==> design/flow/config.mk <==
export PLATFORM = sky130hd
export DESIGN_NAME = ARM
export DESIGN_NICKNAME = ARM
export VERILOG_FILES = /design/flow/design.v
export SDC_FILE = /design/flow/constraint.sdc
export NUM_CORES = 4
export LEC_CHECK = 0
export CAP_MARGIN = 20
export CORE_MARGIN = 2
export CORE_UTILIZATION = 40
export SETUP_SLACK_MARGIN = 0.38
export SLEW_MARGIN = 20
==> design/flow/constraint.sdc <==
create_clock -name core_clock -period 8.84 [get_ports {CLK}]
set_input_delay 1.7680 -clock core_clock [delete_from_list [all_inputs] [get_ports {CLK}]]
set_output_delay 1.7680 -clock core_clock [all_outputs]
set_load 0.01 [all_outputs]
==> design/flow/design.v <==
`timescale 1ns / 1ps
module ARM(
    input CLK,
    input RESET,
    input [31:0] InstrF,
    input [31:0] ReadData,
    output reg MemWriteM,
    output [31:0] PCF,
    output reg [31:0] ALUResultM,
    output [31:0] WriteData
    );
    reg [31:0] InstrD;
	reg[31:0] RD1E;
	wire [31:0] ResultW;
	wire [31:0] PC_Prev;
    wire WE3 ;
    wire [31:0] WD3 ;
    wire [31:0] R15 ;
    wire [31:0] RD1D ;
    wire [31:0] RD2D ;
    wire [1:0] ImmSrc ;
    wire [23:0] InstrImm ;
    wire [31:0] ExtImmD ;
    wire [3:0] Rd ;
    wire [1:0] Op ;
    wire [5:0] Funct ;
    wire MemtoRegD ;
    wire ALUSrcD ;
    wire [1:0] RegSrcD ;
    wire PCSD ;
    wire RegWD ;
    wire NoWriteD ;
    wire MemWD ;
    wire [1:0] FlagWD ;
    wire [3:0] CondD ;
    wire C_Flag ;
    wire [1:0] ShD ;
    reg [1:0] ShE;
    wire [4:0] Shamt5D ;
    wire [31:0] ShIn ;
    wire [31:0] ShOut ;
    wire [3:0] ALUControlD ;
    wire [3:0] ALUFlags ;
    wire WE_PC ;    
    wire [31:0] PC_IN ;
    reg PCSE;
    reg RegWE;
    reg MemWE;
    reg [1:0] FlagWE;
    reg NoWriteE;
    reg [3:0] ALUControlE;
    reg MemtoRegE;
    reg ALUSrcE;
    reg [3:0] CondE;
    reg [31:0] RD2E;
    reg [3:0] WA3E;
    reg [31:0] ExtImmE;
    reg [4:0] Shamt5E;
    wire RegWriteE;
    wire MemWriteE;
    wire FlushE;
    wire [31:0] SrcAE;
    wire [31:0] SrcBE;
    wire [1:0] ForwardAE;
    wire [1:0] ForwardBE;
    wire [31:0] WriteDataE;
    wire [31:0] ALUResultE;    
    wire PCSrcE;
    reg PCSrcM;
    reg RegWriteM;
    reg MemtoRegM;
    reg [3:0] WA3M;
    reg [31:0] WriteDataM;
    wire ForwardM;
    reg PCSrcW;
    reg RegWriteW;
    reg MemtoRegW;
    reg [31:0] ReadDataW;
    reg [31:0] ALUResultW;
    reg [3:0] WA3W;
    wire StallF;
    wire FlushD;
    wire StallD;
    reg [31:0] PCD;
    reg [31:0] PCE;
    wire [31:0] PCPlus4F;
    reg [31:0] PCPlus4D;
    reg [31:0] PCPlus4E;
    wire WE_PrALUResult;
    wire WE_PrPCSrc;
    wire BranchAcceptD = 1'b0;
    wire [3:0] RA1D;
    wire [3:0] RA2D;
    reg [3:0] RA1E;
    reg [3:0] RA2E;
    reg [3:0] RA2M;
    wire FlushD_H;
    wire FlushE_H;
    always @ (posedge CLK) begin
        if (RESET || FlushD) begin
            InstrD <= 1'b0;
            PCD <= 1'b0;
            PCPlus4D <= 1'b0;
        end
        else if (!StallD) begin
            InstrD <= InstrF;
            PCD <= PCF;
            PCPlus4D <= PCPlus4F;
        end
    end 
    always @ (posedge CLK) begin
        if (RESET || FlushE) begin
            PCSE <= 1'b0;
            RegWE <= 1'b0;
            MemWE <= 1'b0;
            FlagWE <= 1'b0;
            NoWriteE <= 1'b0;
            ALUControlE <= 1'b0;
            MemtoRegE <= 1'b0;
            ALUSrcE <= 1'b0;
            CondE <= 1'b0;
            ShE <= 1'b0;
            RD1E <= 1'b0;
            RD2E <= 1'b0;
            WA3E <= 1'b0;
            ExtImmE <= 1'b0;
            RA1E <= 1'b0;
            RA2E <= 1'b0;
            Shamt5E <= 1'b0;
            PCE <= 1'b0;
            PCPlus4E <= 1'b0;
        end
        else begin    
            ShE <= ShD;
            PCSE <= PCSD;
            RegWE <= RegWD;
            MemWE <= MemWD;
            FlagWE <= FlagWD;
            NoWriteE <= NoWriteD;
            ALUControlE <= ALUControlD;
            MemtoRegE <= MemtoRegD;
            ALUSrcE <= ALUSrcD;
            CondE <= CondD;
            RD1E <= RD1D;
            RD2E <= RD2D;
            WA3E <= InstrD[15:12];
            ExtImmE <= ExtImmD;
            RA1E <= RA1D;
            RA2E <= RA2D;
            Shamt5E <= Shamt5D;
            PCE <= PCD;
            PCPlus4E <= PCPlus4D;
        end
    end
    assign SrcAE = 
        ForwardAE == 2'b00 ? RD1E:
        ForwardAE == 2'b01 ? ResultW:
        ForwardAE == 2'b10 ? ALUResultM:
        1'b0;
    assign ShIn = 
        ForwardBE == 2'b00 ? RD2E:
        ForwardBE == 2'b01 ? ResultW:
        ForwardBE == 2'b10 ? ALUResultM:
        1'b0;
    assign WriteDataE = ShIn;    
    assign SrcBE = 
        ALUSrcE == 1'b0 ? ShOut: 
        ExtImmE;
    assign InstrImm = InstrD[23:0];
    assign Shamt5D = InstrD[11:7]; 
    assign ShD = InstrD[6:5];
    always @ (posedge CLK) begin
        if (RESET) begin
            RegWriteM <= 1'b0;
            MemWriteM <= 1'b0;
            MemtoRegM <= 1'b0;
        end
        else begin
            RegWriteM <= RegWriteE;
            MemWriteM <= MemWriteE;
            MemtoRegM <= MemtoRegE;
        end
        ALUResultM <= ALUResultE;
        WriteDataM <= WriteDataE;
        WA3M <= WA3E;
        RA2M <= RA2E;
    end
    always @ (posedge CLK) begin
        if (RESET) begin
            RegWriteW <= 1'b0;
            MemtoRegW <= 1'b0;
        end
        else begin
            RegWriteW <= RegWriteM;
            MemtoRegW <= MemtoRegM;
        end
        ReadDataW <= ReadData;
        ALUResultW <= ALUResultM;
        WA3W <= WA3M;
    end
    assign ResultW = (MemtoRegW == 1'b1) ? ReadDataW : ALUResultW;
    assign WE_PC = !StallF ;  
    RegFile RegFile1( 
                    CLK,
                    WE3,
                    RA1D,
                    RA2D,
                    WA3W,
                    WD3,
                    R15,
                    RD1D,
                    RD2D     
                );
    Extend Extend1(
                    ImmSrc,
                    InstrImm,
                    ExtImmD
                );
    Decoder Decoder1(
                    Rd,
                    Op,
                    Funct,
                    PCSD,
                    RegWD,
                    MemWD,
                    MemtoRegD,
                    ALUSrcD,
                    ImmSrc,
                    RegSrcD,
                    NoWriteD,
                    ALUControlD,
                    FlagWD
                );
    CondLogic CondLogic1(
                    CLK,
                    PCSE,
                    RegWE,
                    NoWriteE,
                    MemWE,
                    FlagWE,
                    CondE,
                    ALUFlags,
                    C_Flag,
                    PCSrcE,
                    RegWriteE,
                    MemWriteE,
                    RESET
                );
    Shifter Shifter1(
                    ShE,
                    Shamt5E,
                    ShIn,
                    ShOut
                );
    ALU ALU1(
                    SrcAE,
                    SrcBE,
                    ALUControlE,
                    C_Flag,
                    ALUResultE,
                    ALUFlags
                );           
    hazard_logic hazard_logic1(
                    RA1E,
                    RA2E,
                    RA1D,
                    RA2D,
                    WA3E,
                    MemtoRegE,
                    RegWriteE,
                    RegWriteM,
                    RegWriteW,
                    WA3M,
                    WA3W,
                    RA2M,
                    MemWriteM,
                    MemtoRegW,
                    PCSrcE,
                    MemtoRegD,
                    FlushD_H,
                    StallF,
                    StallD,
                    FlushE_H,
                    ForwardAE,
                    ForwardBE,
                    ForwardM
    );
    assign PCPlus4F = PCF + 3'b100;
    ProgramCounter ProgramCounter1(
                    CLK,
                    RESET,
                    WE_PC,    
                    PC_IN,
                    PCF  
                );                      
    assign CondD = InstrD[31:28];
    assign Op = InstrD[27:26];
    assign Funct = InstrD[25:20];
    assign Rd = InstrD[15:12];
    assign RA1D = RegSrcD[0] == 1'b0 ? InstrD[19:16] : 4'b1111;
    assign RA2D = RegSrcD[1] == 1'b0 ? InstrD[3:0] : InstrD[15:12];
    assign WD3 = ResultW;
    assign WE3 = RegWriteW;
    assign R15 = (BranchAcceptD) ? PCPlus4D + 3'b100 : PCPlus4F;
    assign WriteData = 
        ForwardM == 1'b0 ? WriteDataM :
        ResultW;   
    assign FlushD = FlushD_H;
    assign FlushE = FlushE_H;
    assign PC_IN = (!PCSrcE == 1'b0) ? ALUResultE : PCPlus4F ;
    assign PC_Prev = PC_IN;
endmodule
`timescale 1ns / 1ps
module RegFile(
    input         CLK,
    input         WE3,
    input  [3:0]  A1,
    input  [3:0]  A2,
    input  [3:0]  A3,
    input  [31:0] WD3,
    input  [31:0] R15,
    output [31:0] RD1,
    output [31:0] RD2
    );
    reg [31:0] RegBank [0:14];
    always @(posedge CLK) begin
        if (WE3 && A3 != 4'b1111)
            RegBank[A3] <= WD3;
    end
    assign RD1 = (A1 == 4'b1111) ? R15 :
                 (WE3 && A1 == A3) ? WD3 : RegBank[A1];
    assign RD2 = (A2 == 4'b1111) ? R15 :
                 (WE3 && A2 == A3) ? WD3 : RegBank[A2];
endmodule
`timescale 1ns / 1ps
module Extend(
    input      [1:0]  ImmSrc,
    input      [23:0] InstrImm,
    output reg [31:0] ExtImm
    );
    always @(*) begin
        case (ImmSrc)
            2'b00:   ExtImm = {24'b0, InstrImm[7:0]};                        
            2'b01:   ExtImm = {20'b0, InstrImm[11:0]};                       
            2'b10:   ExtImm = {{6{InstrImm[23]}}, InstrImm[23:0], 2'b00};    
            default: ExtImm = 32'h00000000;
        endcase
    end
endmodule
`timescale 1ns / 1ps
module Decoder(
    input  [3:0] Rd,
    input  [1:0] Op,
    input  [5:0] Funct,
    output PCS,
    output RegW,
    output MemW,
    output MemtoReg,
    output ALUSrc,
    output [1:0] ImmSrc,
    output [1:0] RegSrc,
    output reg NoWrite,
    output reg [3:0] ALUControl,
    output reg [1:0] FlagW
    );
    wire [1:0] ALUOp;
    wire Branch;
    wire RegW_internal;
    assign Branch = (Op == 2'b10);
    assign MemtoReg = (Op == 2'b01);
    assign MemW = (Op == 2'b01 && Funct[0] == 1'b0);
    assign ALUSrc = (Op == 2'b00 && Funct[5] == 1'b0) ? 1'b0 : 1'b1;
    assign ImmSrc = (Op == 2'b00) ? 2'b00 :
                    (Op == 2'b01) ? 2'b01 : 2'b10;
    assign RegW_internal = ((Op == 2'b01 && Funct[0] == 1'b0) || (Op == 2'b10)) ? 1'b0 : 1'b1;
    assign RegW = RegW_internal;
    assign RegSrc[0] = (Op == 2'b10);
    assign RegSrc[1] = (Op == 2'b01 && Funct[0] == 1'b0);
    assign ALUOp = (Op == 2'b00) ? 2'b01 :
                   (Op == 2'b01 && Funct[3] == 1'b1) ? 2'b10 :
                   (Op == 2'b01 && Funct[3] == 1'b0) ? 2'b11 :
                   2'b00;
    assign PCS = ((Rd == 4'b1111 && RegW_internal) || Branch) ? 1'b1 : 1'b0;
    always @(*) begin
        NoWrite = 1'b0;
        ALUControl = 4'b0100;
        FlagW = 2'b00;
        if (ALUOp[1]) begin
            if (ALUOp[0]) ALUControl = 4'b0010;    
            else          ALUControl = 4'b0100;    
        end
        else if (ALUOp[0]) begin
            case (Funct[4:1])
                4'b0000: begin ALUControl = 4'b0000; FlagW = Funct[0] ? 2'b10 : 2'b00; end  
                4'b0001: begin ALUControl = 4'b0001; FlagW = Funct[0] ? 2'b10 : 2'b00; end  
                4'b0010: begin ALUControl = 4'b0010; FlagW = Funct[0] ? 2'b11 : 2'b00; end  
                4'b0011: begin ALUControl = 4'b0011; FlagW = Funct[0] ? 2'b11 : 2'b00; end  
                4'b0100: begin ALUControl = 4'b0100; FlagW = Funct[0] ? 2'b11 : 2'b00; end  
                4'b0101: begin ALUControl = 4'b0101; FlagW = Funct[0] ? 2'b11 : 2'b00; end  
                4'b0110: begin ALUControl = 4'b0110; FlagW = Funct[0] ? 2'b11 : 2'b00; end  
                4'b0111: begin ALUControl = 4'b0111; FlagW = Funct[0] ? 2'b11 : 2'b00; end  
                4'b1000: begin ALUControl = 4'b0000; FlagW = 2'b10; NoWrite = 1'b1; end     
                4'b1001: begin ALUControl = 4'b0001; FlagW = 2'b10; NoWrite = 1'b1; end     
                4'b1010: begin ALUControl = 4'b0010; FlagW = 2'b11; NoWrite = 1'b1; end     
                4'b1011: begin ALUControl = 4'b0100; FlagW = 2'b11; NoWrite = 1'b1; end     
                4'b1100: begin ALUControl = 4'b1100; FlagW = Funct[0] ? 2'b10 : 2'b00; end  
                4'b1101: begin ALUControl = 4'b1101; FlagW = 2'b10; end                     
                4'b1110: begin ALUControl = 4'b1110; FlagW = Funct[0] ? 2'b10 : 2'b00; end  
                default: begin ALUControl = 4'b1111; FlagW = Funct[0] ? 2'b10 : 2'b00; end  
            endcase
        end
    end
endmodule
`timescale 1ns / 1ps
module CondLogic(
    input        CLK,
    input        PCS,
    input        RegW,
    input        NoWrite,
    input        MemW,
    input  [1:0] FlagW,
    input  [3:0] Cond,
    input  [3:0] ALUFlags,
    output       C_Flag,
    output       PCSrc,
    output       RegWrite,
    output       MemWrite,
    input        RESET
    );
    reg CondEx;
    reg N, Z, C, V;
    wire [1:0] FlagWrite;
    always @(*) begin
        case (Cond)
            4'b0000: CondEx = Z;
            4'b0001: CondEx = ~Z;
            4'b0010: CondEx = C;
            4'b0011: CondEx = ~C;
            4'b0100: CondEx = N;
            4'b0101: CondEx = ~N;
            4'b0110: CondEx = V;
            4'b0111: CondEx = ~V;
            4'b1000: CondEx = ~Z & C;
            4'b1001: CondEx = Z | ~C;
            4'b1010: CondEx = ~(N ^ V);
            4'b1011: CondEx = N ^ V;
            4'b1100: CondEx = ~Z & ~(N ^ V);
            4'b1101: CondEx = Z | (N ^ V);
            4'b1110: CondEx = 1'b1;
            default: CondEx = 1'b0;    
        endcase
    end
    assign FlagWrite = FlagW & {2{CondEx}};
    assign PCSrc = PCS & CondEx;
    assign RegWrite = RegW & CondEx & ~NoWrite;
    assign MemWrite = MemW & CondEx;
    assign C_Flag = C;
    always @(posedge CLK) begin
        if (RESET) begin
            N <= 1'b0;
            Z <= 1'b0;
            C <= 1'b0;
            V <= 1'b0;
        end
        else begin
            if (FlagWrite[1]) begin
                N <= ALUFlags[3];
                Z <= ALUFlags[2];
            end
            if (FlagWrite[0]) begin
                C <= ALUFlags[1];
                V <= ALUFlags[0];
            end
        end
    end
endmodule
`timescale 1ns / 1ps
module Shifter(
    input      [1:0]  Sh,
    input      [4:0]  Shamt5,
    input      [31:0] ShIn,
    output reg [31:0] ShOut
    );
    always @(*) begin
        case (Sh)
            2'b00:   ShOut = ShIn << Shamt5;
            2'b01:   ShOut = ShIn >> Shamt5;
            2'b10:   ShOut = $signed(ShIn) >>> Shamt5;
            default: ShOut = (ShIn >> Shamt5) | (ShIn << (6'd32 - {1'b0, Shamt5}));
        endcase
    end
endmodule
`timescale 1ns / 1ps
module ALU(
    input  [31:0] Src_A,
    input  [31:0] Src_B,
    input  [3:0]  ALUControl,
    input         C_Flag,
    output [31:0] ALUResult,
    output [3:0]  ALUFlags
    );
    reg  [32:0] Src_A_comp;
    reg  [32:0] Src_B_comp;
    reg  [32:0] C_0;
    reg  [31:0] ALUResult_i;
    reg         V;
    wire [32:0] S_wider;
    wire N, Z, C;
    assign S_wider = Src_A_comp + Src_B_comp + C_0;
    always @(*) begin
        C_0 = 33'd0;
        Src_A_comp = {1'b0, Src_A};
        Src_B_comp = {1'b0, Src_B};
        ALUResult_i = Src_B;
        V = 1'b0;
        case (ALUControl)
            4'b0000: ALUResult_i = Src_A & Src_B;
            4'b0001: ALUResult_i = Src_A ^ Src_B;
            4'b0010: begin
                C_0[0] = 1'b1;
                Src_B_comp = {1'b0, ~Src_B};
                ALUResult_i = S_wider[31:0];
                V = (Src_A[31] ^ Src_B[31]) & ~(Src_B[31] ^ S_wider[31]);
            end
            4'b0011: begin
                C_0[0] = 1'b1;
                Src_A_comp = {1'b0, ~Src_A};
                ALUResult_i = S_wider[31:0];
            end
            4'b0100: begin
                ALUResult_i = S_wider[31:0];
                V = ~(Src_A[31] ^ Src_B[31]) & (Src_B[31] ^ S_wider[31]);
            end
            4'b0101: begin
                C_0[0] = 1'b1;
                ALUResult_i = S_wider[31:0];
                V = ~(Src_A[31] ^ Src_B[31]) & (Src_B[31] ^ S_wider[31]);
            end
            4'b0110: begin
                C_0 = C_Flag ? {33{1'b1}} : 33'd0;
                Src_B_comp = {1'b0, ~Src_B};
                ALUResult_i = S_wider[31:0];
                V = ~(Src_A[31] ^ Src_B[31]) & (Src_B[31] ^ S_wider[31]);
            end
            4'b0111: begin
                C_0 = C_Flag ? {33{1'b1}} : 33'd0;
                Src_A_comp = {1'b0, ~Src_A};
                ALUResult_i = S_wider[31:0];
                V = ~(Src_A[31] ^ Src_B[31]) & (Src_B[31] ^ S_wider[31]);
            end
            4'b1100: ALUResult_i = Src_A | Src_B;
            4'b1101: ALUResult_i = Src_B;
            4'b1110: ALUResult_i = Src_A & ~Src_B;
            4'b1111: ALUResult_i = ~Src_B;
            default: ALUResult_i = Src_B;    
        endcase
    end
    assign N = ALUResult_i[31];
    assign Z = (ALUResult_i == 32'h00000000);
    assign C = S_wider[32];
    assign ALUResult = ALUResult_i;
    assign ALUFlags = {N, Z, C, V};
endmodule
`timescale 1ns / 1ps
module hazard_logic(
    input  [3:0] RA1E,
    input  [3:0] RA2E,
    input  [3:0] RA1D,
    input  [3:0] RA2D,
    input  [3:0] WA3E,
    input        MemtoRegE,
    input        RegWriteE,
    input        RegWriteM,
    input        RegWriteW,
    input  [3:0] WA3M,
    input  [3:0] WA3W,
    input  [3:0] RA2M,
    input        MemWriteM,
    input        MemtoRegW,
    input        PCSrcE,
    input        MemtoRegD,
    output       FlushD,
    output       StallF,
    output       StallD,
    output       FlushE,
    output [1:0] ForwardAE,
    output [1:0] ForwardBE,
    output       ForwardM
    );
    wire Match_1E_M = (RA1E == WA3M);
    wire Match_2E_M = (RA2E == WA3M);
    wire Match_1E_W = (RA1E == WA3W);
    wire Match_2E_W = (RA2E == WA3W);
    wire Match_12_D_E;
    wire ldrstall;
    assign ForwardAE = (Match_1E_M && RegWriteM) ? 2'b10 :
                       (Match_1E_W && RegWriteW) ? 2'b01 : 2'b00;
    assign ForwardBE = (Match_2E_M && RegWriteM) ? 2'b10 :
                       (Match_2E_W && RegWriteW) ? 2'b01 : 2'b00;
    assign ForwardM = (RA2M == WA3W) && MemWriteM && MemtoRegW && RegWriteW;
    assign Match_12_D_E = (RA1D == WA3E) || ((RA2D == WA3E) && !MemtoRegD);
    assign ldrstall = Match_12_D_E && MemtoRegE && RegWriteE;
    assign StallF = ldrstall;
    assign StallD = ldrstall;
    assign FlushE = ldrstall || PCSrcE;
    assign FlushD = PCSrcE;
endmodule
`timescale 1ns / 1ps
module ProgramCounter(
    input             CLK,
    input             RESET,
    input             WE_PC,
    input      [31:0] PC_IN,
    output reg [31:0] PC
    );
    always @(posedge CLK) begin
        if (RESET)
            PC <= 32'h00000000;
        else if (WE_PC)
            PC <= PC_IN;
    end
endmodule
==> design/flow/run.sh <==
#!/bin/bash
# the make line also repeats each setting of config.mk as NAME=value (left out here)
make -C /OpenROAD-flow-scripts/flow DESIGN_CONFIG=/design/flow/config.mk WORK_HOME=/design/flow/orfs CLKGATE_MAP_FILE= finish
==> results of run 1 <==
==> through the flow <==
step | setup slack [ns] | power [W] | hold WS (ns) | instance area (µm²) | cells
after CTS | 0.443 | 0.0124 | 0.390 | 54400 | 6776
after detailed placement | 0.487 | 0.00846 | 0.391 | 51300 | 6610
after global placement | 0.633 | 0.00845 | 0.391 | 51300 | 6610
after floorplan | 1.08 | 0.00654 | 0.373 | 46700 | 5020
after global routing | 0.379 | 0.0129 | 0.391 | 54600 | 6786
final | 0.651 | 0.0126 | 0.389 | 54600 | 6788
==> area by class of cell <==
| class | instances | area share [%] |
|---|---|---|
| timing repair buffer | 475 | 7.48 |
| multi-input combinational | 3666 | 43.3 |
| clock buffer | 124 | 4.72 |
| sequential | 825 | 39.1 |
| tap | 1524 | 3.49 |
| antenna | 2 | 0.00917 |
| inverter | 130 | 0.936 |
| clock inverter | 42 | 0.972 |
==> routing by layer <==
metal	vias to the layer above	wire length [µm]	part of all wire, %	global-route usage, %
li1	19100	-	-	-
met3	638	22400	10	7.57
met1	21700	85200	38	46.0
met5	-	30	0.013	0
met2	2820	98900	44	56.0
met4	4	17100	7.7	23.2
==> timing repair <==
action                                  CTS  global route
hold buffers                              0             0
setup buffers                             0             9
endpoints found under the setup margin    0            15
gates resized                             0            24
==> summary.txt, run 1 <==
Tcrit/Tclk final - 92.6%
Layout area overhead - 16.9%
Cell count listed in synth_stat.txt - 5020
Critical Path Max Stage Delay - 0.68 ns
Switching Share - 35.8%
Leakage - 19.4 nW
Yosys Chip Area - 46700 µm²
Final min period - 8.19 ns
Port bufs - 162
P_clk - 0.00399 W
Slowest-stage cell, CP - o22ai_1
Peak supply drop - 0.164 mV
Clock root cell - clkbuf_16
# rows - 125
# H-tree levels - 3
R2R depth - 29
Most common cell in the netlist - nand2_1
Clock transition at path regs - 0.06 ns
Total negative setup slack - 0 ns
Routed Antenna Nets - 0
Adder share - 3.16%
Setup Crit Path Kind - reg2reg
Hold_sp - WA3E[2]
Synth Seq Share - 45.7%
Post-synth top area cell - edfxtp_1
Layout Skew - 0.0490 ns
Worst hold path class - reg2reg
Max Slew Vio Count - 0
Tool warning count - 32
Core Util at FP - 40.3%
IO Pins - 163
CTS Sinks - 825
Routability cong. - 1.05
CTS tree - built
Die x size - 346 µm
Routed length per instance - 32.9 µm
Final net count - 5354
DR vias - 44200
R2R Setup Slk - 0.65 ns
NetSw - 0.00450 W
Post-synth ARST share - 0%
Fmax - 0.122 GHz
Fillers - 10900
Top cells by area - edfxtp_1 31%, dfxtp_1 15%, nand2_1 6.9%, a21oi_1 3.5%, nor2_1 2.8%
Critical Path AT - 8.81 ns
GRT Residual Overflow - 0
Largest fanout on the critical path - 16
Main logic family after synthesis - AND-OR/OR-AND gates
Mux frac, synth - 6.07%
FF+latch area - 21300 µm²
CP endpoint kind - register
Status - finished clean
Mapped Avg Cell Area - 9.30 µm²
First-pass DRT Iterations - 6
Final setup violation count - 0
CTS Buf Count - 92
Crit path to - CondLogic1.Z
Synth Area in Simple Gates - 16.4%
Post-DP HPWL - 155 mm
Hold Path Sink - WA3M[2]
Vias in the first global route - 41400
AND-OR/OR-AND Cells, Area Fraction - 21.0%
Mapped Cells - 5020
DRC viols - 0
Top delay family on crit path - AND-OR/OR-AND gates
Max Root-Sink Buffers - 3
Flop+latch power - 0.00474 W
Total core area - 116000 µm²
Final core occ - 47.1%
Warnings from Yosys - 8
Top cells by count, synth - 860 x nand2_1, 480 x edfxtp_1, 353 x nor2_1
Largest net degree at the start of global routing - 133
Crit path depth - 29
Vias/cell - 6.52
MaxCap Viol Count - 0
Logic cell area - 23600 µm²
Power Internal - 0.00806 W
Hold Path Stages - 0
Top pwr grp - registers
GRT Util Overall - 36.2%
Die Ht - 346 µm
Worst slew pin tran - 1.25 ns
Final hold violation count - 0
RR Endpoint - CondLogic1.Z
Cell Type Count - 109
EDFF count, synth - 480
Ys flops - 825
Worst setup SP type - register
Synth Cell Area - 46700 µm²
WL final - 224 mm
Logic pwr share - 30.5%
CP dominant cell by count - buf_4
Synthesized Nets - 5184
Chip area - 119000 µm²
Worst-skew pair later-pin latency - 0.71 ns
RSZ-0062 raised after global routing - no
Worst rel slew slack - 15.5%
Clock power share - 31.7%
Initial antenna violation count - 7
Worst EP required - 9.46 ns
Initial drt markers - 5819
Dominant flop cell - edfxtp_1
XORs/XNORs by Area - 3.07%
Seq pwr share - 37.7%
CP bufs+invs - 5
Comb. pwr - 0.00383 W
Worst r2r src - MemtoRegW
Area leader share - 30.9%
Pwr dens - 230 nW/µm²
Critical path origin - MemtoRegW
First-pass GRT wire length - 312 mm
==> run 2: changes to the inputs <==
CORE_UTILIZATION = 28   (was 40)
SETUP_SLACK_MARGIN = not set   (was 0.38)
clock period = 13.1 ns   (was 8.84 ns; I/O delays follow)
==> run 2 against run 1 <==
  * Still clean
  * Sequential power decreased by 32%
  * Utilization decreased by 14 points
  * Clock skew barely moved
  * Final area down 1.0%
  * Global-route usage down 11 points
  * Synthesized cell count stayed put
  * Clock-buffer cell count grew 7
  * Clock power decreased by 34%
  * Critical path depth decreased by 1
  * Register-to-register slack improved by 2.8 ns
  * Critical path type unchanged
  * Largest power group unchanged
==> summary.txt, run 2 <==
Vias/cell - 5.96 (-8.5%)
Most common cell in the netlist - nand2_1
Worst slew pin tran - 1.42 ns (+0.163 ns)
Largest net degree at the start of global routing - 133 (unchanged)
Synthesized Nets - 5184 (unchanged)
Worst r2r src - MemtoRegW
Dominant flop cell - edfxtp_1
Synth Area in Simple Gates - 16.4% (unchanged)
Fillers - 16900 (+56%)
CP dominant cell by count - a21o_1
CTS Buf Count - 93 (+1.1%)
Port bufs - 162 (unchanged)
Area leader share - 30.9% (unchanged)
R2R Setup Slk - 3.41 ns (+2.76 ns)
Met1 Use GR - 31.8% (-14 points)
Worst hold path class - reg2reg
Status - finished clean
Met2 Usage GRT - 38.4% (-18 points)
Hold_sp - RA2E[1]
Top cells by count, synth - 860 x nand2_1, 480 x edfxtp_1, 353 x nor2_1
Critical path origin - MemtoRegW
GRT Residual Overflow - 0 (unchanged)
AND-OR/OR-AND Cells, Area Fraction - 21.0% (unchanged)
Post-CTS Setup Repair Bufs - 0 (unchanged)
# H-tree levels - 3 (unchanged)
Worst rel slew slack - 4.82% (-11 points)
EDFF count, synth - 480 (unchanged)
Setup Crit Path Kind - reg2reg
CP bufs+invs - 3 (-2)
Layout Skew - 0.0489 ns (-0.0000756 ns)
CTS Sinks - 825 (unchanged)
Comb. pwr - 0.00239 W (-38%)
Pre-CTS WS - 3.73 ns (+3.24 ns)
P_clk - 0.00263 W (-34%)
Clock root cell - clkbuf_16
Die x size - 412 µm (+19%)
Switching Share - 36.6% (+0.72 points)
Placed instance count - 7134 (+7.9%)
Logic pwr share - 29.0% (-1.5 points)
Critical Path AT - 10.36 ns (+1.55 ns)
Power Internal - 0.00522 W (-35%)
WL final - 221 mm (-1.2%)
Hold Path Sink - RA2M[1]
Pwr dens - 152 nW/µm² (-34%)
Final net count - 5205 (-2.8%)
Post-synth top area cell - edfxtp_1
Total core area - 165000 µm² (+43%)
Initial antenna violation count - 11 (+4)
Seq pwr share - 39.1% (+1.4 points)
Clock power share - 31.9% (+0.2 points)
Chip area - 170000 µm² (+42%)
Routed length per instance - 30.2 µm (-8.2%)
Mux frac, synth - 6.07% (unchanged)
First-pass GRT wire length - 309 mm (-1.0%)
Routed Antenna Nets - 0 (unchanged)
Peak supply drop - 0.0977 mV (-41%)
Tcrit/Tclk final - 74.0% (-19 points)
Mapped Avg Cell Area - 9.30 µm² (unchanged)
Yosys Chip Area - 46700 µm² (unchanged)
Crit path to - CondLogic1.Z
RSZ-0062 raised after global routing - no
Max Slew Vio Count - 0 (unchanged)
RR Endpoint - CondLogic1.Z
Post-DP HPWL - 151 mm (-2.3%)
DRC viols - 0 (unchanged)
Hold Path Stages - 0 (unchanged)
Worst setup SP type - register
GRT Util Overall - 25.1% (-11 points)
# resized after CTS - 0 (unchanged)
Top cells by area - edfxtp_1 31%, dfxtp_1 15%, nand2_1 6.9%, a21oi_1 3.5%, nor2_1 2.8%
Worst-skew pair later-pin latency - 0.75 ns (+0.04 ns)
Largest fanout on the critical path - 19 (+3)
Post-CTS Hold Buffers - 0 (unchanged)
Total negative setup slack - 0 ns (unchanged)
Mapped Cells - 5020 (unchanged)
Top pwr grp - registers
Routability cong. - 1.04 (-0.37%)
Post-synth ARST share - 0% (unchanged)
Final hold violation count - 0 (unchanged)
First-pass DRT Iterations - 6 (unchanged)
Cell Type Count - 109 (unchanged)
Ys flops - 825 (unchanged)
Tool warning count - 38 (+19%)
Synth Cell Area - 46700 µm² (unchanged)
Warnings from Yosys - 8 (unchanged)
Cell count listed in synth_stat.txt - 5020 (unchanged)
Clock transition at path regs - 0.07 ns (about the same)
IO Pins - 163 (unchanged)
Core Util at FP - 28.3% (-12 points)
Flop+latch power - 0.00322 W (-32%)
NetSw - 0.00301 W (-33%)
XORs/XNORs by Area - 3.07% (unchanged)
CP endpoint kind - register
Leakage - 18.6 nW (-3.9%)
Die Ht - 412 µm (+19%)
Final min period - 9.69 ns (+1.50 ns)
CTS tree - built
Critical Path Max Stage Delay - 0.99 ns (+0.31 ns)
Adder share - 3.16% (unchanged)
# rows - 149 (+19%)
Top delay family on crit path - AND-OR/OR-AND gates
Crit path depth - 28 (-3.4%)
DR vias - 43600 (-1.4%)
Fmax - 0.103 GHz (-15%)
Vias in the first global route - 40700 (-1.7%)
Initial drt markers - 5966 (+2.5%)
Layout area overhead - 15.7%
MaxCap Viol Count - 0 (unchanged)
Main logic family after synthesis - AND-OR/OR-AND gates
Worst Slack Setup Final - 3.41 ns (+2.76 ns)
R2R depth - 28 (-3.4%)
Slowest-stage cell, CP - a211oi_1
Synth Seq Share - 45.7% (unchanged)
Met3 Usage GRT - 5.60% (-2.0 points)
Final setup violation count - 0 (unchanged)
Most crowded layer after global routing - met2
Worst EP required - 13.77 ns (+4.31 ns)
Max Root-Sink Buffers - 3 (unchanged)
Post-route insts no fill - 7312 (+7.7%)
[run 2: metrics by stage]
stage	util, %	hold slack [ns]	cell area, µm²	total power (W)
after floorplan	-	0.373	46700	0.00442
after global placement	30.8	0.375	50900	0.00554
after detailed placement	30.8	0.382	50900	0.00555
after CTS	32.7	0.389	54000	0.00816
after global routing	32.7	0.397	54000	0.00844
final	32.7	0.388	54000	0.00823
[run 2: final cells by class]
type | count | area, µm² | area share (%)
repair buffers | 325 | 2880 | 5.32
clock buffers | 131 | 2600 | 4.82
diodes | 4 | 10.0 | 0.0185
well taps | 2189 | 2740 | 5.07
inverters | 130 | 488 | 0.904
clock inverters | 42 | 418 | 0.774
multi-input cells | 3666 | 23500 | 43.6
flip-flops and latches | 825 | 21300 | 39.5
[run 2: layer usage]
| layer | vias to the layer above | share of wire, % |
|---|---|---|
| met5 | - | 0.028 |
| met3 | 619 | 10 |
| li1 | 18800 | - |
| met4 | 10 | 7.5 |
| met1 | 21400 | 38 |
| met2 | 2782 | 44 |
==> run 3: changes to the inputs <==
ABC_AREA = 0   (was not set)
CAP_MARGIN = 0   (was 20)
CELL_PAD_IN_SITES_DETAIL_PLACEMENT = 2   (was not set)
CELL_PAD_IN_SITES_GLOBAL_PLACEMENT = 3   (was not set)
CORE_ASPECT_RATIO = 1.17   (was not set)
CORE_MARGIN = 5   (was 2)
CORE_UTILIZATION = 47   (was 28)
CTS_CLUSTER_DIAMETER = 344   (was not set)
CTS_CLUSTER_SIZE = 38   (was not set)
GPL_ROUTABILITY_DRIVEN = 1   (was not set)
GPL_TIMING_DRIVEN = 0   (was not set)
MAX_ROUTING_LAYER = met4   (was not set)
MIN_ROUTING_LAYER = met2   (was not set)
PLACE_DENSITY_LB_ADDON = 0.21   (was not set)
TNS_END_PERCENT = 75   (was not set)
clock period = 9.19 ns   (was 13.1 ns; I/O delays follow)
==> run 3 against run 2 <==
  * The flow now stops in global placement
  * Synthesized cell count unchanged
  * Area after synthesis is the same
  * Die size decreased by 38%
==> summary.txt, run 3 <==
Status - aborted with a tool error
Fail Step - global placement
Error msg - [ERROR FLW-0024] Place density exceeds 1.0 (current PLACE_DENSITY_LB_ADDON =  0.21). Please check if the value of  PLACE_DENSITY_LB_ADDON is between 0 and 0.99.
Die Ht - 351 µm (-15%)
# rows - 125 (-16%)
IO Pins - 163 (unchanged)
Post-synth ARST share - 0% (unchanged)
Synth Seq Share - 45.7% (unchanged)
Total core area - 99000 µm² (-40%)
Synth Area in Simple Gates - 16.4% (unchanged)
Dominant flop cell - edfxtp_1
Top cells by area - edfxtp_1 31%, dfxtp_1 15%, nand2_1 6.9%, a21oi_1 3.5%, nor2_1 2.8%
Cell count listed in synth_stat.txt - 5020 (unchanged)
Die x size - 301 µm (-27%)
Top cells by count, synth - 860 x nand2_1, 480 x edfxtp_1, 353 x nor2_1
AND-OR/OR-AND Cells, Area Fraction - 21.0% (unchanged)
Yosys Chip Area - 46700 µm² (unchanged)
Ys flops - 825 (unchanged)
Core Util at FP - 47.1% (+19 points)
Main logic family after synthesis - AND-OR/OR-AND gates
Mapped Cells - 5020 (unchanged)
Synthesized Nets - 5184 (unchanged)
EDFF count, synth - 480 (unchanged)
Most common cell in the netlist - nand2_1
Mux frac, synth - 6.07% (unchanged)
XORs/XNORs by Area - 3.07% (unchanged)
Area leader share - 30.9% (unchanged)
Cell Type Count - 109 (unchanged)
Post-synth top area cell - edfxtp_1
Chip area - 106000 µm² (-38%)
Mapped Avg Cell Area - 9.30 µm² (unchanged)
Warnings from Yosys - 8 (unchanged)
Adder share - 3.16% (unchanged)
Synth Cell Area - 46700 µm² (unchanged)
==> run 4: changes to the inputs <==
ABC_AREA = 1   (was 0)
CORE_MARGIN = 7   (was 5)
PLACE_DENSITY_LB_ADDON = not set   (was 0.21)
==> run 4 against run 3 <==
  * The flow stops in global placement without I/O
  * Area after synthesis is 1.5% lower
  * Synthesized cell count is 13% higher
  * Die size is 0.99% higher
==> summary.txt, run 4 <==
Die Ht - 352 µm (+0.40%)
Ys flops - 825 (unchanged)
Yosys Chip Area - 46000 µm² (-1.5%)
Area leader share - 31.4% (+0.48 points)
AND-OR/OR-AND Cells, Area Fraction - 18.7% (-2.3 points)
Synth Seq Share - 46.4% (+0.71 points)
Cell Type Count - 65 (-40%)
Chip area - 107000 µm² (+0.99%)
Status - aborted with a tool error
# rows - 123 (-1.6%)
Post-synth ARST share - 0% (unchanged)
Top cells by count, synth - 877 x nand2_1, 697 x o21ai_0, 621 x nor2_1
EDFF count, synth - 480 (unchanged)
Die x size - 303 µm (+0.59%)
Cell count listed in synth_stat.txt - 5664 (+13%)
Error msg - [ERROR GPL-0301] Utilization 106.392 % exceeds 100%.
Mapped Avg Cell Area - 8.11 µm² (-13%)
Total core area - 96500 µm² (-2.5%)
Warnings from Yosys - 8 (unchanged)
Dominant flop cell - edfxtp_1
Fail Step - global placement without I/O
Mapped Cells - 5664 (+13%)
Top cells by area - edfxtp_1 31%, dfxtp_1 15%, o21ai_0 7.6%, nand2_1 7.2%, nand3_1 5.7%
Most common cell in the netlist - nand2_1
Core Util at FP - 47.6% (+0.49 points)
Synthesized Nets - 5828 (+12%)
Main logic family after synthesis - simple AND/OR/NAND/NOR gates
Synth Cell Area - 46000 µm² (-1.5%)
Post-synth top area cell - edfxtp_1
Mux frac, synth - 0.123% (-6.0 points)
Synth Area in Simple Gates - 22.3% (+6.0 points)
Adder share - 3.21% (+0.049 points)
XORs/XNORs by Area - 2.32% (-0.75 points)
==> run 5: changes to the inputs <==
ABC_AREA = not set   (was 1)
CAP_MARGIN = 35   (was 0)
CELL_PAD_IN_SITES_DETAIL_PLACEMENT = not set   (was 2)
CORE_ASPECT_RATIO = 0.66   (was 1.17)
CORE_MARGIN = 2   (was 7)
CORE_UTILIZATION = 40   (was 47)
CTS_CLUSTER_DIAMETER = 189   (was 344)
CTS_CLUSTER_SIZE = 29   (was 38)
GPL_ROUTABILITY_DRIVEN = 0   (was 1)
GPL_TIMING_DRIVEN = not set   (was 0)
MAX_ROUTING_LAYER = not set   (was met4)
PLACE_DENSITY_LB_ADDON = 0.08   (was not set)
SETUP_SLACK_MARGIN = 1.82   (was not set)
TNS_END_PERCENT = 30   (was 75)
clock period = 9.0 ns   (was 9.19 ns; I/O delays follow)
==> run 5 against run 4 <==
  * The run fails in global routing
  * Die size up 12%
  * Area after synthesis up 1.5%
  * Synthesized cell count down 11%
==> summary.txt, run 5 <==
Status - aborted with a tool error
Fail Step - global routing
Error msg - [ERROR GRT-0116] Global routing finished with congestion. Check the congestion regions in the DRC Viewer.
Synth Area in Simple Gates - 16.4% (-6.0 points)
XORs/XNORs by Area - 3.07% (+0.75 points)
Synth Seq Share - 45.7% (-0.71 points)
Yosys Chip Area - 46700 µm² (+1.5%)
Total core area - 115000 µm² (+20%)
Post-CTS Hold Buffers - 0
Mapped Avg Cell Area - 9.30 µm² (+15%)
Core Util at FP - 40.5% (-7.2 points)
Max Root-Sink Buffers - 3
Placed instance count - 6592
Adder share - 3.16% (-0.049 points)
Ys flops - 825 (unchanged)
Port bufs - 162
Chip area - 119000 µm² (+12%)
Mapped Cells - 5020 (-11%)
Clock root cell - clkbuf_16
# rows - 101 (-18%)
Top cells by area - edfxtp_1 31%, dfxtp_1 15%, nand2_1 6.9%, a21oi_1 3.5%, nor2_1 2.8%
Dominant flop cell - edfxtp_1
Synthesized Nets - 5184 (-11%)
Post-DP HPWL - 163 mm
GRT Util Overall - 73.7%
Post-synth ARST share - 0% (unchanged)
GRT Residual Overflow - 426
# H-tree levels - 2
Most common cell in the netlist - nand2_1
Synth Cell Area - 46700 µm² (+1.5%)
Top cells by count, synth - 860 x nand2_1, 480 x edfxtp_1, 353 x nor2_1
AND-OR/OR-AND Cells, Area Fraction - 21.0% (+2.3 points)
IO Pins - 163
CTS Buf Count - 34
Area leader share - 30.9% (-0.48 points)
Die Ht - 282 µm (-20%)
Mux frac, synth - 6.07% (+6.0 points)
Main logic family after synthesis - AND-OR/OR-AND gates
Cell count listed in synth_stat.txt - 5020 (-11%)
CTS Sinks - 825
Cell Type Count - 109 (+68%)
Warnings from Yosys - 8 (unchanged)
Post-synth top area cell - edfxtp_1
Die x size - 424 µm (+40%)
EDFF count, synth - 480 (unchanged)
## run 5: stage by stage
stage / setup slack [ns] / area, µm²
floorplan: 1.84 / 46700
detailed placement: 0.554 / 51000
CTS: 1.77 / 54000
global placement: 0.517 / 50800
## run 5: per-layer routing
metal | overflow | global-route usage [%]
met2 | 40 | 77.0
met4 | 18 | 49.0
met5 | 52 | 60.6
met1 | - | -
met3 | 316 | 85.8
## run 5: timing repair
item | in CTS
hold endpoints to repair | 0
cloned | 8
setup buffers | 97
gates resized | 232
pin swaps | 67
endpoints found under the setup margin | 52
==> run 6: changes to the inputs <==
CAP_MARGIN = 20   (was 35)
CELL_PAD_IN_SITES_GLOBAL_PLACEMENT = not set   (was 3)
CORE_ASPECT_RATIO = not set   (was 0.66)
CTS_CLUSTER_DIAMETER = not set   (was 189)
CTS_CLUSTER_SIZE = not set   (was 29)
GPL_ROUTABILITY_DRIVEN = not set   (was 0)
MIN_ROUTING_LAYER = not set   (was met2)
PLACE_DENSITY_LB_ADDON = not set   (was 0.08)
SETUP_SLACK_MARGIN = not set   (was 1.82)
TNS_END_PERCENT = not set   (was 30)
clock period = 5.2 ns   (was 9.0 ns; I/O delays follow)
==> run 6 against run 5 <==
  * The layout now fails its checks (negative setup slack)
  * Area after synthesis did not move
  * Die size barely moved
  * Synthesized cell count did not move
==> summary.txt, run 6 <==
Crit path to - CondLogic1.Z
Slowest-stage cell, CP - mux4_2
DP Area - 57800 µm² (+13%)
Final net count - 6194
Post-route insts no fill - 7636
CTS tree - built
Dominant flop cell - edfxtp_1
Cell count listed in synth_stat.txt - 5020 (unchanged)
Critical Path AT - 7.82 ns
Most common cell in the netlist - nand2_1
Mapped Cells - 5020 (unchanged)
R2R depth - 31
Tcrit/Tclk final - 138%
Logic pwr share - 38.2%
Clock power share - 28.2%
Synthesized Nets - 5184 (unchanged)
GRT Util Overall - 39.5%
RR Endpoint - CondLogic1.Z
Post-DP HPWL - 180 mm (+11%)
P_clk - 0.00670 W
Initial antenna violation count - 11
Top pwr grp - combinational logic
Worst-skew pair later-pin latency - 0.71 ns
MaxCap Viol Count - 0
NetSw - 0.00863 W
Mapped Avg Cell Area - 9.30 µm² (unchanged)
Top cells by count, synth - 860 x nand2_1, 480 x edfxtp_1, 353 x nor2_1
Worst Slack Setup Final - -2.00 ns
DRC viols - 0
Pwr dens - 373 nW/µm²
Flop+latch power - 0.00798 W
Worst setup SP type - register
Total core area - 116000 µm² (+0.45%)
Hold Path Stages - 0
CTS Buf Count - 90 (+160%)
Post-CTS Hold Buffers - 0 (unchanged)
Die x size - 346 µm (-19%)
Leakage - 24.1 nW
Vias in the first global route - 45100
Power Internal - 0.0151 W
Worst hold path class - reg2reg
CP bufs+invs - 7
Vias/cell - 6.25
Total negative setup slack - -83.66 ns
Comb. pwr - 0.00908 W
Placed instance count - 7349 (+11%)
Synth Seq Share - 45.7% (unchanged)
Critical path origin - MemtoRegW
Worst slew pin tran - 1.13 ns
Post-synth ARST share - 0% (unchanged)
EDFF count, synth - 480 (unchanged)
Final min period - 7.20 ns
Largest fanout on the critical path - 7
Clock transition at path regs - 0.07 ns
Initial drt markers - 5865
Fmax - 0.139 GHz
Ys flops - 825 (unchanged)
Critical Path Max Stage Delay - 0.53 ns
CP endpoint kind - register
Synth Area in Simple Gates - 16.4% (unchanged)
Hold Path Sink - WA3M[3]
Crit path depth - 31
Mux frac, synth - 6.07% (unchanged)
IO Pins - 163 (unchanged)
Routability cong. - 1.08
Worst r2r src - MemtoRegW
Die Ht - 346 µm (+23%)
# rows - 125 (+24%)
Status - complete, but fails checks
Max Slew Vio Count - 0
Setup Crit Path Kind - reg2reg
Layout area overhead - 36.5%
Top cells by area - edfxtp_1 31%, dfxtp_1 15%, nand2_1 6.9%, a21oi_1 3.5%, nor2_1 2.8%
Clock root cell - clkbuf_16
Top delay family on crit path - AND-OR/OR-AND gates
CP dominant cell by count - buf_6
Tool warning count - 32
First-pass DRT Iterations - 6
Yosys Chip Area - 46700 µm² (unchanged)
Routed Antenna Nets - 0
WL final - 244 mm
CTS Sinks - 825 (unchanged)
Post-Layout Inst Area - 63700 µm²
XORs/XNORs by Area - 3.07% (unchanged)
Final setup violation count - 65
Largest net degree at the start of global routing - 101
Chip area - 119000 µm² (about the same)
GRT Residual Overflow - 0
R2R Setup Slk - -2.00 ns
Max Root-Sink Buffers - 3 (unchanged)
Adder share - 3.16% (unchanged)
Switching Share - 36.3%
DR vias - 47700
Warnings from Yosys - 8 (unchanged)
Worst EP required - 5.82 ns
AND-OR/OR-AND Cells, Area Fraction - 21.0% (unchanged)
# H-tree levels - 3 (+1)
RSZ-0062 raised after global routing - yes
Main logic family after synthesis - AND-OR/OR-AND gates
Post-synth top area cell - edfxtp_1
Seq pwr share - 33.6%
Cell Type Count - 109 (unchanged)
Core Util at FP - 40.3% (-0.18 points)
Layout Skew - 0.0480 ns
Worst rel slew slack - 24.4%
Port bufs - 162 (unchanged)
Synth Cell Area - 46700 µm² (unchanged)
Area leader share - 30.9% (unchanged)
First-pass GRT wire length - 340 mm
Routed length per instance - 31.9 µm
Final hold violation count - 0
Hold_sp - WA3E[3]
Peak supply drop - 0.299 mV
Layout check failures - negative setup slack
-- run 6: metal layers --
layer / wire (µm) / global-route usage [%]
met1: 95100 / 51.9
met2: 105000 / 59.2
met3: 24700 / 7.98
met4: 18400 / 25.3
met5: 60 / 0
-- run 6: final cells by class --
class,count,area [µm²]
Tap cell,1524,1910
Antenna cell,5,12.5
Timing Repair Buffer,1316,11200
Inverter,130,529
Clock inverter,50,567
Sequential cell,825,21400
Clock buffer,119,2520
Fill cell,10400,52200
Multi-Input combinational cell,3667,25600
-- run 6: per-stage QoR --
step | setup slack, ns | util, % | hold slack, ns | total power, W
after floorplan | -1.21 | - | 0.373 | 0.0113
after global placement | -2.49 | 49.8 | 0.394 | 0.0160
after detailed placement | -2.56 | 49.8 | 0.389 | 0.0160
after CTS | -1.91 | 54.1 | 0.396 | 0.0231
after global routing | -2.22 | 55.0 | 0.405 | 0.0243
final | -2.00 | 55.0 | 0.394 | 0.0238
-- run 6: repair_timing --
item / 4_1_cts / 5_1_grt
setup endpoints to repair: 65 / 65
resized: 249 / 156
gates cloned: 3 / 0
setup buffers: 81 / 34
pin swaps: 101 / 69
==> run 7: changes to the inputs <==
ABC_AREA = 0   (was not set)
CAP_MARGIN = 25   (was 20)
CELL_PAD_IN_SITES_DETAIL_PLACEMENT = 1   (was not set)
CELL_PAD_IN_SITES_GLOBAL_PLACEMENT = 2   (was not set)
CORE_ASPECT_RATIO = 1.46   (was not set)
CORE_UTILIZATION = 72   (was 40)
CTS_CLUSTER_DIAMETER = 367   (was not set)
CTS_CLUSTER_SIZE = 49   (was not set)
GPL_ROUTABILITY_DRIVEN = 1   (was not set)
GPL_TIMING_DRIVEN = 1   (was not set)
HOLD_SLACK_MARGIN = 0.06   (was not set)
MIN_ROUTING_LAYER = met2   (was not set)
PLACE_DENSITY_LB_ADDON = 0.22   (was not set)
SETUP_SLACK_MARGIN = 3.26   (was not set)
SLEW_MARGIN = 30   (was 20)
clock period = 14.9 ns   (was 5.2 ns; I/O delays follow)
==> run 7 against run 6 <==
  * The run now fails in global placement without I/O
  * Synthesized cell count unchanged
  * Die size shrank 44%
  * Area after synthesis is the same
==> summary.txt, run 7 <==
Error msg - [ERROR FLW-0024] Place density exceeds 1.0 (current PLACE_DENSITY_LB_ADDON =  0.22). Please check if the value of  PLACE_DENSITY_LB_ADDON is between 0 and 0.99.
Synth Area in Simple Gates - 16.4% (unchanged)
Total core area - 64000 µm² (-45%)
Cell Type Count - 109 (unchanged)
Dominant flop cell - edfxtp_1
Synth Seq Share - 45.7% (unchanged)
Cell count listed in synth_stat.txt - 5020 (unchanged)
Mapped Avg Cell Area - 9.30 µm² (unchanged)
Yosys Chip Area - 46700 µm² (unchanged)
XORs/XNORs by Area - 3.07% (unchanged)
Ys flops - 825 (unchanged)
Adder share - 3.16% (unchanged)
Core Util at FP - 72.9% (+33 points)
Mux frac, synth - 6.07% (unchanged)
Top cells by area - edfxtp_1 31%, dfxtp_1 15%, nand2_1 6.9%, a21oi_1 3.5%, nor2_1 2.8%
Chip area - 66900 µm² (-44%)
Post-synth top area cell - edfxtp_1
Synth Cell Area - 46700 µm² (unchanged)
Area leader share - 30.9% (unchanged)
Mapped Cells - 5020 (unchanged)
EDFF count, synth - 480 (unchanged)
# rows - 112 (-10%)
Main logic family after synthesis - AND-OR/OR-AND gates
Warnings from Yosys - 8 (unchanged)
AND-OR/OR-AND Cells, Area Fraction - 21.0% (unchanged)
Most common cell in the netlist - nand2_1
Fail Step - global placement without I/O
Die x size - 215 µm (-38%)
Top cells by count, synth - 860 x nand2_1, 480 x edfxtp_1, 353 x nor2_1
Post-synth ARST share - 0% (unchanged)
Synthesized Nets - 5184 (unchanged)
Die Ht - 312 µm (-9.8%)
Status - aborted with a tool error
==> run 8: changes to the inputs <==
ABC_AREA = 1   (was 0)
CAP_MARGIN = 20   (was 25)
CELL_PAD_IN_SITES_DETAIL_PLACEMENT = 2   (was 1)
CELL_PAD_IN_SITES_GLOBAL_PLACEMENT = not set   (was 2)
CORE_ASPECT_RATIO = 1.17   (was 1.46)
CORE_MARGIN = 7   (was 2)
CORE_UTILIZATION = 47   (was 72)
CTS_CLUSTER_DIAMETER = 344   (was 367)
CTS_CLUSTER_SIZE = 38   (was 49)
GPL_ROUTABILITY_DRIVEN = 0   (was 1)
GPL_TIMING_DRIVEN = 0   (was 1)
HOLD_SLACK_MARGIN = not set   (was 0.06)
MAX_ROUTING_LAYER = met4   (was not set)
PLACE_DENSITY_LB_ADDON = not set   (was 0.22)
SETUP_SLACK_MARGIN = not set   (was 3.26)
SLEW_MARGIN = 20   (was 30)
TNS_END_PERCENT = 75   (was not set)
clock period = 9.19 ns   (was 14.9 ns; I/O delays follow)
==> run 8 against run 7 <==
  * Area after synthesis shrank 1.5%
  * Die size grew 60%
  * Synthesized cell count grew 13%
  * The flow stops in detailed placement
==> summary.txt, run 8 <==
Port bufs - 162
Core Util at FP - 47.6% (-25 points)
Cell Type Count - 65 (-40%)
Ys flops - 825 (unchanged)
IO Pins - 163
XORs/XNORs by Area - 2.32% (-0.75 points)
Synth Seq Share - 46.4% (+0.71 points)
Mapped Cells - 5664 (+13%)
# rows - 123 (+9.8%)
EDFF count, synth - 480 (unchanged)
Synthesized Nets - 5828 (+12%)
Fail Step - detailed placement
Post-synth top area cell - edfxtp_1
AND-OR/OR-AND Cells, Area Fraction - 18.7% (-2.3 points)
Status - aborted with a tool error
Mux frac, synth - 0.123% (-6.0 points)
Top cells by area - edfxtp_1 31%, dfxtp_1 15%, o21ai_0 7.6%, nand2_1 7.2%, nand3_1 5.7%
Dominant flop cell - edfxtp_1
Post-synth ARST share - 0% (unchanged)
Yosys Chip Area - 46000 µm² (-1.5%)
Synth Area in Simple Gates - 22.3% (+6.0 points)
Adder share - 3.21% (+0.049 points)
Warnings from Yosys - 8 (unchanged)
Mapped Avg Cell Area - 8.11 µm² (-13%)
Total core area - 96500 µm² (+51%)
Die x size - 303 µm (+41%)
Error msg - [ERROR DPL-0033] detailed placement checks failed during check placement.
Synth Cell Area - 46000 µm² (-1.5%)
Top cells by count, synth - 877 x nand2_1, 697 x o21ai_0, 621 x nor2_1
Die Ht - 352 µm (+13%)
Main logic family after synthesis - simple AND/OR/NAND/NOR gates
Area leader share - 31.4% (+0.48 points)
Most common cell in the netlist - nand2_1
Chip area - 107000 µm² (+60%)
Cell count listed in synth_stat.txt - 5664 (+13%)
-- run 8: through the flow --
step                    worst slack, ns  std cells  hold WS (ns)  instance area (µm²)
after global placement           -0.723       7076         0.365                49100
after floorplan                    3.04       5664         0.351                46000
==> run 9: changes to the inputs <==
ABC_AREA = 0   (was 1)
CAP_MARGIN = 35   (was 20)
CELL_PAD_IN_SITES_DETAIL_PLACEMENT = 0   (was 2)
CELL_PAD_IN_SITES_GLOBAL_PLACEMENT = 2   (was not set)
CORE_ASPECT_RATIO = 1.46   (was 1.17)
CORE_MARGIN = 2   (was 7)
CORE_UTILIZATION = 72   (was 47)
CTS_CLUSTER_DIAMETER = 367   (was 344)
CTS_CLUSTER_SIZE = 49   (was 38)
GPL_ROUTABILITY_DRIVEN = 1   (was 0)
GPL_TIMING_DRIVEN = 1   (was 0)
HOLD_SLACK_MARGIN = 0.06   (was not set)
MAX_ROUTING_LAYER = not set   (was met4)
MIN_ROUTING_LAYER = met1   (was met2)
PLACE_DENSITY_LB_ADDON = 0.22   (was not set)
SETUP_SLACK_MARGIN = 3.26   (was not set)
SLEW_MARGIN = 30   (was 20)
TNS_END_PERCENT = not set   (was 75)
clock period = 14.9 ns   (was 9.19 ns; I/O delays follow)
==> run 9 against run 8 <==
  * The flow stops in global placement without I/O
  * Die size shrank 37%
  * Area after synthesis rose by 1.5%
  * Synthesized cell count fell by 11%
==> summary.txt, run 9 <==
Status - aborted with a tool error
Fail Step - global placement without I/O
Error msg - [ERROR FLW-0024] Place density exceeds 1.0 (current PLACE_DENSITY_LB_ADDON =  0.22). Please check if the value of  PLACE_DENSITY_LB_ADDON is between 0 and 0.99.
XORs/XNORs by Area - 3.07% (+0.75 points)
Post-synth top area cell - edfxtp_1
Cell count listed in synth_stat.txt - 5020 (-11%)
Synth Cell Area - 46700 µm² (+1.5%)
Warnings from Yosys - 8 (unchanged)
Top cells by area - edfxtp_1 31%, dfxtp_1 15%, nand2_1 6.9%, a21oi_1 3.5%, nor2_1 2.8%
Area leader share - 30.9% (-0.48 points)
Die Ht - 312 µm (-12%)
Total core area - 64000 µm² (-34%)
AND-OR/OR-AND Cells, Area Fraction - 21.0% (+2.3 points)
Core Util at FP - 72.9% (+25 points)
Chip area - 66900 µm² (-37%)
Top cells by count, synth - 860 x nand2_1, 480 x edfxtp_1, 353 x nor2_1
Synth Area in Simple Gates - 16.4% (-6.0 points)
Yosys Chip Area - 46700 µm² (+1.5%)
Post-synth ARST share - 0% (unchanged)
Most common cell in the netlist - nand2_1
Dominant flop cell - edfxtp_1
Synth Seq Share - 45.7% (-0.71 points)
EDFF count, synth - 480 (unchanged)
Mapped Avg Cell Area - 9.30 µm² (+15%)
Die x size - 215 µm (-29%)
Synthesized Nets - 5184 (-11%)
Ys flops - 825 (unchanged)
# rows - 112 (-8.9%)
Adder share - 3.16% (-0.049 points)
Main logic family after synthesis - AND-OR/OR-AND gates
Mux frac, synth - 6.07% (+6.0 points)
Cell Type Count - 109 (+68%)
Mapped Cells - 5020 (-11%)
==> run 10: changes to the inputs <==
ABC_AREA = not set   (was 0)
CAP_MARGIN = 20   (was 35)
CELL_PAD_IN_SITES_DETAIL_PLACEMENT = not set   (was 0)
CELL_PAD_IN_SITES_GLOBAL_PLACEMENT = not set   (was 2)
CORE_ASPECT_RATIO = not set   (was 1.46)
CORE_UTILIZATION = 60   (was 72)
CTS_CLUSTER_DIAMETER = not set   (was 367)
CTS_CLUSTER_SIZE = not set   (was 49)
GPL_ROUTABILITY_DRIVEN = not set   (was 1)
GPL_TIMING_DRIVEN = not set   (was 1)
HOLD_SLACK_MARGIN = not set   (was 0.06)
MIN_ROUTING_LAYER = not set   (was met1)
PLACE_DENSITY_LB_ADDON = not set   (was 0.22)
SETUP_SLACK_MARGIN = not set   (was 3.26)
SLEW_MARGIN = 20   (was 30)
TNS_END_PERCENT = 5   (was not set)
clock period = 6.24 ns   (was 14.9 ns; I/O delays follow)
==> run 10 against run 9 <==
  * The layout now fails its checks (negative setup slack)
  * Synthesized cell count did not move
  * Area after synthesis did not move
  * Die size rose by 20%
==> summary.txt, run 10 <==
Initial antenna violation count - 11
Metal2 WL - 91.8 mm
Critical path origin - WA3W[1]
Pwr dens - 317 nW/µm²
MaxCap Viol Count - 0
First-pass GRT wire length - 332 mm
Routability cong. - 1.20
Total negative setup slack - -26.43 ns
Hold slack - 0.424 ns
CP bufs+invs - 6
Mux frac, synth - 6.07% (unchanged)
Adder share - 3.16% (unchanged)
Cell Type Count - 109 (unchanged)
GRT Residual Overflow - 0
Initial drt markers - 10500
Critical Path AT - 7.85 ns
Power Internal - 0.0120 W
CTS tree - built
Status - complete, but fails checks
# rows - 102 (-8.9%)
Tool warning count - 40
WL final - 232 mm
Hold Path Sink - RA2M[1]
Fmax - 0.139 GHz
Layout area overhead - 28.5%
First-pass DRT Iterations - 14
Worst slew pin tran - 1.37 ns
Worst rel slew slack - 7.79%
Worst hold path class - reg2reg
Top cells by area - edfxtp_1 31%, dfxtp_1 15%, nand2_1 6.9%, a21oi_1 3.5%, nor2_1 2.8%
Cell count listed in synth_stat.txt - 5020 (unchanged)
Layout Skew - 0.0727 ns
Clock root cell - clkbuf_16
Clock power share - 28.3%
Mapped Cells - 5020 (unchanged)
Final net count - 5955
Total core area - 77200 µm² (+21%)
Top delay family on crit path - AND-OR/OR-AND gates
Worst Slack Setup Final - -0.977 ns
RSZ-0062 raised after global routing - yes
Final hold violation count - 0
Logic pwr share - 36.6%
Post-DP HPWL - 157 mm
Routed Antenna Nets - 0
WL met3 - 39.3 mm
DP Area - 55600 µm²
P_clk - 0.00537 W
Synth Seq Share - 45.7% (unchanged)
Largest fanout on the critical path - 17
Pre-CTS WS - -1.07 ns
RR Endpoint - CondLogic1.Z
Die x size - 283 µm (+32%)
Yosys Chip Area - 46700 µm² (unchanged)
CP dominant cell by count - buf_4
DRC viols - 0
Leakage - 22.6 nW
CTS Buf Count - 85
GRT Util Overall - 56.2%
Worst r2r src - WA3W[1]
Final setup violation count - 50
Slowest-stage cell, CP - fa_1
DRT met1 WL - 74.0 mm
Vias/cell - 7.39
Hold_sp - RA2E[1]
Final min period - 7.22 ns
Chip area - 80000 µm² (+20%)
Main logic family after synthesis - AND-OR/OR-AND gates
Max Root-Sink Buffers - 3
Crit path to - CondLogic1.Z
Clock transition at path regs - 0.07 ns
Seq pwr share - 35.1%
# H-tree levels - 3
NetSw - 0.00703 W
Mapped Avg Cell Area - 9.30 µm² (unchanged)
R2R depth - 32
XORs/XNORs by Area - 3.07% (unchanged)
Synth Cell Area - 46700 µm² (unchanged)
Flop+latch power - 0.00666 W
Area leader share - 30.9% (unchanged)
Die Ht - 283 µm (-9.2%)
Largest net degree at the start of global routing - 132
Highest Signal Layer - met5
Peak supply drop - 0.289 mV
Tcrit/Tclk final - 116%
Critical Path Max Stage Delay - 0.58 ns
Crit path depth - 32
Switching Share - 37.0%
Comb. pwr - 0.00696 W
Post-CTS Hold Buffers - 0
CP endpoint kind - register
Port bufs - 162
Synth Area in Simple Gates - 16.4% (unchanged)
DR vias - 51000
Core Util at FP - 60.4% (-12 points)
Synthesized Nets - 5184 (unchanged)
Post-Layout Inst Area - 60000 µm²
Worst EP required - 6.87 ns
Top cells by count, synth - 860 x nand2_1, 480 x edfxtp_1, 353 x nor2_1
IO Pins - 163
AND-OR/OR-AND Cells, Area Fraction - 21.0% (unchanged)
R2R Setup Slk - -0.98 ns
Max Slew Vio Count - 0
Top pwr grp - combinational logic
Layout check failures - negative setup slack
Warnings from Yosys - 8 (unchanged)
Routed length per instance - 33.6 µm
Post-synth ARST share - 0% (unchanged)
Hold Path Stages - 0
Ys flops - 825 (unchanged)
Setup Crit Path Kind - reg2reg
Overall power - 0.0190 W
EDFF count, synth - 480 (unchanged)
Worst setup SP type - register
Worst-skew pair later-pin latency - 0.71 ns
Vias in the first global route - 48100
Dominant flop cell - edfxtp_1
CTS Sinks - 825
Most common cell in the netlist - nand2_1
Post-synth top area cell - edfxtp_1
==> run 10: metal layers <==
| layer | track usage, % | vias to the layer above |
|---|---|---|
| met2 | 79.1 | 5637 |
| met4 | 44.6 | 12 |
| met3 | 22.8 | 1698 |
| met5 | 0.0595 | - |
| li1 | - | 20300 |
| met1 | 68.1 | 23400 |
==> run 10: final cells by class <==
class | count | area (µm²)
Antenna cell | 11 | 27.5
Clock buffer | 109 | 2280
Clock inverter | 46 | 589
Fill cell | 4789 | 17200
Inverter | 130 | 502
Multi-Input combinational cell | 3666 | 24900
Sequential cell | 825 | 21300
Tap cell | 1040 | 1300
Timing Repair Buffer | 1083 | 8980
==> run 10: what timing repair did <==
item,CTS,global route
setup buffers,19,13
pin swaps,43,46
gates resized,105,106
gates cloned,0,1
endpoints found under the setup margin,52,57
==> run 10: per-stage QoR <==
stage,instances,utilization [%]
3_5_place_dp,6709,72.0
6_report,6910,77.7
2_1_floorplan,5020,-
4_1_cts,6883,76.6
5_1_grt,6901,77.6
3_3_place_gp,6709,72.0
Power figures rest on the tool's default switching activity, not on a simulated workload.
